==> inputs of run a <==
// aoc_solver_top
module aoc_solver_top #(
    parameter WIDTH    = 32,
    parameter HEIGHT   = 32,
    parameter LOG_SIZE = 10
) (
    input         clear,
    input         clock,
    input  [31:0] reg_wdata,
    input         reg_write_strobe,
    input  [3:0]  reg_addr,
    output [31:0] reg_rdata
);
==> flow/config.mk <==
export PLATFORM = sky130hd
export DESIGN_NAME = aoc_solver_top
export DESIGN_NICKNAME = aoc_solver_top
export VERILOG_FILES = /design/flow/design.v
export SDC_FILE = /design/flow/constraint.sdc
export NUM_CORES = 4
export LEC_CHECK = 0
export CAP_MARGIN = 20
export CORE_MARGIN = 2
export CORE_UTILIZATION = 70
export CTS_CLUSTER_SIZE = 33
export SETUP_SLACK_MARGIN = 0.67
export SLEW_MARGIN = 20
==> flow/constraint.sdc <==
create_clock -name core_clock -period 2.89 [get_ports {clock}]
set_input_delay 0.5780 -clock core_clock [delete_from_list [all_inputs] [get_ports {clock}]]
set_output_delay 0.5780 -clock core_clock [all_outputs]
set_load 0.01 [all_outputs]
run.sh (not shown) runs the stock make flow with config.mk's settings and CLKGATE_MAP_FILE=.
==> run b (differences from run a) <==
Settings changed: CORE_UTILIZATION 70 to 40, CTS_CLUSTER_SIZE 33 to default, SETUP_SLACK_MARGIN 0.67 to -0.04.
==> flow/constraint.sdc (replaced) <==
create_clock -name core_clock -period 4.0 [get_ports {clock}]
set_input_delay 0.8000 -clock core_clock [delete_from_list [all_inputs] [get_ports {clock}]]
set_output_delay 0.8000 -clock core_clock [all_outputs]
set_load 0.01 [all_outputs]
==> run c (differences from run a) <==
Settings changed: CORE_UTILIZATION 70 to 68, CTS_CLUSTER_SIZE 33 to default, SETUP_SLACK_MARGIN 0.67 to default.
==> flow/constraint.sdc (replaced) <==
create_clock -name core_clock -period 4.0 [get_ports {clock}]
set_input_delay 0.8000 -clock core_clock [delete_from_list [all_inputs] [get_ports {clock}]]
set_output_delay 0.8000 -clock core_clock [all_outputs]
set_load 0.01 [all_outputs]
==> results <==
                                                                                     run b                    run c                 run a
Setup TNS                                                                             0 ns                     0 ns              -1.91 ns
Average via count per standard cell                                                   4.98                     5.76                  6.20
Number of antenna violations at the first check in global routing                       10                        3                     3
Ratio of total power to cell area                                              502 mW/mm^2              499 mW/mm^2           639 mW/mm^2
Outcome                                                            complete, no violations  complete, no violations       failed layout checks
Layout check failures                                                                    -                        -  negative setup slack
Sum of internal, switching and leakage power                                       45.6 mW                  44.2 mW               61.7 mW
Share of the final layout cell area in multi-input gates                             0.242                    0.248                 0.254
Post-Layout Inst Area                                                         0.0908 sq mm             0.0887 sq mm          0.0965 sq mm
Internal Pwr Total                                                                 36.3 mW                  35.5 mW               49.0 mW
Final nets                                                                            6198                     6189                  6482
Area of the core                                                               0.197 sq mm              0.116 sq mm           0.112 sq mm
Count of TritonRoute iterations in the first routing pass                                6                        6                     8
Drt total wl                                                                176000 microns           170000 microns        215000 microns
Sw frac                                                                              0.203                    0.198                 0.206
Sequential Power Share                                                               0.526                    0.542                 0.538
Setup repair after global routing missed its margin                                      -                    false                  true

========
==> run X: inputs <==
==> flow/design.v <==
module aoc_solver_top #(
    parameter WIDTH    = 32,
    parameter HEIGHT   = 32,
    parameter LOG_SIZE = 10
) (
    input         clear,
    input         clock,
    input  [31:0] reg_wdata,
    input         reg_write_strobe,
    input  [3:0]  reg_addr,
    output [31:0] reg_rdata
);
    localparam LATENCY = WIDTH + 5;
    localparam CELLS   = WIDTH * HEIGHT;
    localparam [2:0] S_START    = 3'd0;
    localparam [2:0] S_LOAD     = 3'd1;
    localparam [2:0] S_PROCESS  = 3'd2;
    localparam [2:0] S_CHECK    = 3'd3;
    localparam [2:0] S_FINISHED = 3'd4;
    reg  [LOG_SIZE-1:0] ram_write_addr;
    wire ram_write_en = reg_write_strobe & (reg_addr == 4'd3);
    wire start        = reg_write_strobe & (reg_addr == 4'd0) & reg_wdata[0];
    always @(posedge clock)
        if (clear)
            ram_write_addr <= {LOG_SIZE{1'b0}};
        else if (reg_write_strobe & (reg_addr == 4'd2))
            ram_write_addr <= reg_wdata[LOG_SIZE-1:0];
    reg [2:0]          state;
    reg [LOG_SIZE-1:0] x_count, y_count, read_addr;
    reg [15:0]         total_removed;
    reg                has_changed;
    wire in_load      = (state == S_LOAD);
    wire in_process   = (state == S_PROCESS);
    wire enable_shift = in_load | in_process;
    reg mem [0:(1<<LOG_SIZE)-1];
    reg rd_q0, rd_q1, rd_q2;
    always @(posedge clock)
        if (clear) begin
            rd_q0 <= 1'b0;
            rd_q1 <= 1'b0;
            rd_q2 <= 1'b0;
        end else begin
            rd_q0 <= mem[read_addr];
            rd_q1 <= rd_q0;
            rd_q2 <= rd_q1;
        end
    wire row0 = rd_q2;
    reg [WIDTH-1:0] line1, line2;
    wire row1 = line1[WIDTH-1];
    wire row2 = line2[WIDTH-1];
    reg r0c1, r0c2, r1c1, r1c2, r2c1, r2c2;
    always @(posedge clock)
        if (clear) begin
            line1 <= {WIDTH{1'b0}};
            line2 <= {WIDTH{1'b0}};
            {r0c1, r0c2, r1c1, r1c2, r2c1, r2c2} <= 6'd0;
        end else if (enable_shift) begin
            line1 <= {line1[WIDTH-2:0], row0};
            line2 <= {line2[WIDTH-2:0], row1};
            r0c1 <= row0; r0c2 <= r0c1;
            r1c1 <= row1; r1c2 <= r1c1;
            r2c1 <= row2; r2c2 <= r2c1;
        end
    reg [LOG_SIZE-1:0] cur_x_pipe [0:LATENCY-2];
    reg [LOG_SIZE-1:0] cur_y_pipe [0:LATENCY-2];
    reg [LOG_SIZE-1:0] waddr_pipe [0:LATENCY-1];
    integer i;
    always @(posedge clock)
        if (clear) begin
            for (i = 0; i < LATENCY - 1; i = i + 1) begin
                cur_x_pipe[i] <= {LOG_SIZE{1'b0}};
                cur_y_pipe[i] <= {LOG_SIZE{1'b0}};
            end
            for (i = 0; i < LATENCY; i = i + 1)
                waddr_pipe[i] <= {LOG_SIZE{1'b0}};
        end else begin
            cur_x_pipe[0] <= x_count;
            cur_y_pipe[0] <= y_count;
            for (i = 1; i < LATENCY - 1; i = i + 1) begin
                cur_x_pipe[i] <= cur_x_pipe[i-1];
                cur_y_pipe[i] <= cur_y_pipe[i-1];
            end
            waddr_pipe[0] <= read_addr;
            for (i = 1; i < LATENCY; i = i + 1)
                waddr_pipe[i] <= waddr_pipe[i-1];
        end
    wire [LOG_SIZE-1:0] cur_x      = cur_x_pipe[LATENCY-2];
    wire [LOG_SIZE-1:0] cur_y      = cur_y_pipe[LATENCY-2];
    wire [LOG_SIZE-1:0] write_addr = waddr_pipe[LATENCY-1];
    wire is_left   = (cur_x == 0);
    wire is_right  = (cur_x == WIDTH - 1);
    wire is_top    = (cur_y == 0);
    wire is_bottom = (cur_y == HEIGHT - 1);
    wire n_ul = r2c2 & ~(is_top | is_left);
    wire n_u  = r2c1 & ~is_top;
    wire n_ur = row2 & ~(is_top | is_right);
    wire n_l  = r1c2 & ~is_left;
    wire n_r  = row1 & ~is_right;
    wire n_dl = r0c2 & ~(is_bottom | is_left);
    wire n_d  = r0c1 & ~is_bottom;
    wire n_dr = row0 & ~(is_bottom | is_right);
    wire [3:0] count_now = n_ul + n_u + n_ur + n_l + n_r + n_dl + n_d + n_dr;
    reg [3:0] neighbours_count;
    reg       center_delayed;
    always @(posedge clock)
        if (clear) begin
            neighbours_count <= 4'd0;
            center_delayed   <= 1'b0;
        end else if (enable_shift) begin
            neighbours_count <= count_now;
            center_delayed   <= r1c1;
        end
    wire remove    = in_process & center_delayed & (neighbours_count < 4'd4);
    wire advancing = in_load | (in_process & (read_addr < CELLS));
    wire                mem_we    = ram_write_en | remove;
    wire [LOG_SIZE-1:0] mem_waddr = remove ? write_addr : ram_write_addr;
    wire                mem_wdata = remove ? 1'b0 : reg_wdata[0];
    always @(posedge clock)
        if (mem_we)
            mem[mem_waddr] <= mem_wdata;
    always @(posedge clock)
        if (clear) begin
            state         <= S_START;
            x_count       <= {LOG_SIZE{1'b0}};
            y_count       <= {LOG_SIZE{1'b0}};
            read_addr     <= {LOG_SIZE{1'b0}};
            total_removed <= 16'd0;
            has_changed   <= 1'b0;
        end else begin
            if (advancing) begin
                read_addr <= read_addr + 1'b1;
                if (x_count == WIDTH - 1) begin
                    x_count <= {LOG_SIZE{1'b0}};
                    y_count <= y_count + 1'b1;
                end else
                    x_count <= x_count + 1'b1;
            end
            case (state)
                S_START:
                    if (start) begin
                        total_removed <= 16'd0;
                        read_addr     <= {LOG_SIZE{1'b0}};
                        x_count       <= {LOG_SIZE{1'b0}};
                        y_count       <= {LOG_SIZE{1'b0}};
                        has_changed   <= 1'b0;
                        state         <= S_LOAD;
                    end
                S_LOAD:
                    if (read_addr == LATENCY - 1)
                        state <= S_PROCESS;
                S_PROCESS: begin
                    if (remove) begin
                        has_changed   <= 1'b1;
                        total_removed <= total_removed + 16'd1;
                    end
                    if (write_addr == CELLS - 1)
                        state <= S_CHECK;
                end
                S_CHECK:
                    if (has_changed) begin
                        has_changed <= 1'b0;
                        read_addr   <= {LOG_SIZE{1'b0}};
                        x_count     <= {LOG_SIZE{1'b0}};
                        y_count     <= {LOG_SIZE{1'b0}};
                        state       <= S_LOAD;
                    end else
                        state <= S_FINISHED;
                default: ;
            endcase
        end
    wire done = (state == S_FINISHED);
    assign reg_rdata = (reg_addr == 4'd1) ? {total_removed, 15'd0, done} : 32'd0;
endmodule
==> flow/run.sh <==
#!/bin/bash
# the make line also repeats each setting of config.mk as NAME=value (left out here)
make -C /OpenROAD-flow-scripts/flow DESIGN_CONFIG=/design/flow/config.mk WORK_HOME=/design/flow/orfs CLKGATE_MAP_FILE= finish
==> flow/config.mk <==
export PLATFORM = sky130hd
export DESIGN_NAME = aoc_solver_top
export DESIGN_NICKNAME = aoc_solver_top
export VERILOG_FILES = /design/flow/design.v
export SDC_FILE = /design/flow/constraint.sdc
export NUM_CORES = 4
export LEC_CHECK = 0
export ABC_AREA = 1
export CAP_MARGIN = 20
export CELL_PAD_IN_SITES_GLOBAL_PLACEMENT = 0
export CORE_ASPECT_RATIO = 1.53
export CORE_MARGIN = 8
export CORE_UTILIZATION = 43
export CTS_CLUSTER_SIZE = 31
export GPL_ROUTABILITY_DRIVEN = 0
export HOLD_SLACK_MARGIN = 0.16
export MAX_ROUTING_LAYER = met5
export PLACE_DENSITY_LB_ADDON = 0.08
export SETUP_SLACK_MARGIN = 1.11
export SLEW_MARGIN = 30
export TNS_END_PERCENT = 65
==> flow/constraint.sdc <==
create_clock -name core_clock -period 4.93 [get_ports {clock}]
set_input_delay 0.9860 -clock core_clock [delete_from_list [all_inputs] [get_ports {clock}]]
set_output_delay 0.9860 -clock core_clock [all_outputs]
set_load 0.01 [all_outputs]
==> inputs of run Y, as changes to run X <==
- ABC_AREA: 1 -> not set
- CELL_PAD_IN_SITES_GLOBAL_PLACEMENT: 0 -> 2
- MAX_ROUTING_LAYER: met5 -> met4
- PLACE_DENSITY_LB_ADDON: 0.08 -> not set
==> flow/constraint.sdc (replaced) <==
create_clock -name core_clock -period 5.0 [get_ports {clock}]
set_input_delay 1.0000 -clock core_clock [delete_from_list [all_inputs] [get_ports {clock}]]
set_output_delay 1.0000 -clock core_clock [all_outputs]
set_load 0.01 [all_outputs]
==> inputs of run G, as changes to run X <==
- ABC_AREA: 1 -> not set
- CELL_PAD_IN_SITES_DETAIL_PLACEMENT: not set -> 0
- CELL_PAD_IN_SITES_GLOBAL_PLACEMENT: 0 -> not set
- CORE_ASPECT_RATIO: 1.53 -> not set
- CORE_MARGIN: 8 -> 2
- CORE_UTILIZATION: 43 -> 70
- CTS_CLUSTER_SIZE: 31 -> 14
- GPL_ROUTABILITY_DRIVEN: 0 -> not set
- HOLD_SLACK_MARGIN: 0.16 -> 0.09
- MAX_ROUTING_LAYER: met5 -> not set
- PLACE_DENSITY: not set -> 0.61
- PLACE_DENSITY_LB_ADDON: 0.08 -> not set
- SETUP_SLACK_MARGIN: 1.11 -> 0.75
- TNS_END_PERCENT: 65 -> not set
==> flow/constraint.sdc (replaced) <==
create_clock -name core_clock -period 3.2 [get_ports {clock}]
set_input_delay 0.6400 -clock core_clock [delete_from_list [all_inputs] [get_ports {clock}]]
set_output_delay 0.6400 -clock core_clock [all_outputs]
set_load 0.01 [all_outputs]
==> inputs of run D, as changes to run X <==
- CAP_MARGIN: 20 -> 40
- CELL_PAD_IN_SITES_GLOBAL_PLACEMENT: 0 -> not set
- CORE_ASPECT_RATIO: 1.53 -> not set
- CORE_MARGIN: 8 -> 2
- CORE_UTILIZATION: 43 -> 72
- CTS_CLUSTER_DIAMETER: not set -> 360
- CTS_CLUSTER_SIZE: 31 -> 21
- GPL_ROUTABILITY_DRIVEN: 0 -> not set
- HOLD_SLACK_MARGIN: 0.16 -> 0.24
- MAX_ROUTING_LAYER: met5 -> not set
- PLACE_DENSITY_LB_ADDON: 0.08 -> not set
- SETUP_SLACK_MARGIN: 1.11 -> -0.16
- SLEW_MARGIN: 30 -> 20
- TNS_END_PERCENT: 65 -> not set
==> flow/constraint.sdc (replaced) <==
create_clock -name core_clock -period 2.22 [get_ports {clock}]
set_input_delay 0.4440 -clock core_clock [delete_from_list [all_inputs] [get_ports {clock}]]
set_output_delay 0.4440 -clock core_clock [all_outputs]
set_load 0.01 [all_outputs]
==> qor summary <==
item                                                                      run G                             run Y                             run X                     run D
Routability congestion estimate from global placement                    0.8698                                 -                                 -                    0.8915
Area of the die                                                     116,000 µm²                       198,700 µm²                       206,900 µm²               117,600 µm²
Result of the run                                      finished with violations  no timing/DRC/antenna violations  no timing/DRC/antenna violations  finished with violations
Layout check failures                                              setup timing                                 -                                 -              setup timing
Slowest cell on crit path                                sky130_fd_sc_hd__or4_4  sky130_fd_sc_hd__clkdlybuf4s50_1  sky130_fd_sc_hd__clkdlybuf4s50_1     sky130_fd_sc_hd__fa_1
DPL Wire Length                                                      101,400 µm                        105,700 µm                        109,500 µm                116,300 µm
Met3 track demand over resource                                          6.952%                            2.625%                            2.449%                    9.126%
Maximum vdd ir drop                                                    560.7 µV                          302.0 µV                          384.8 µV                  778.6 µV
Global-route wire length before repair                               271,100 µm                        289,000 µm                        315,300 µm                331,500 µm
Routed via count                                                         48.36k                            44.53k                            56.04k                    64.00k
Crit path from                                                cur_x_pipe[35][7]                       reg_addr[1]                       reg_addr[3]         cur_x_pipe[35][2]
Sequential Power                                                        30.0 mW                           19.2 mW                           19.5 mW                   43.2 mW
Tightest hold margin                                                  0.3078 ns                         0.4212 ns                         0.3145 ns                 0.3338 ns
Switching power of the nets                                            11.19 mW                          7.204 mW                          7.366 mW                  14.37 mW
No activity file was given, so power comes from the tool's default toggle rates.
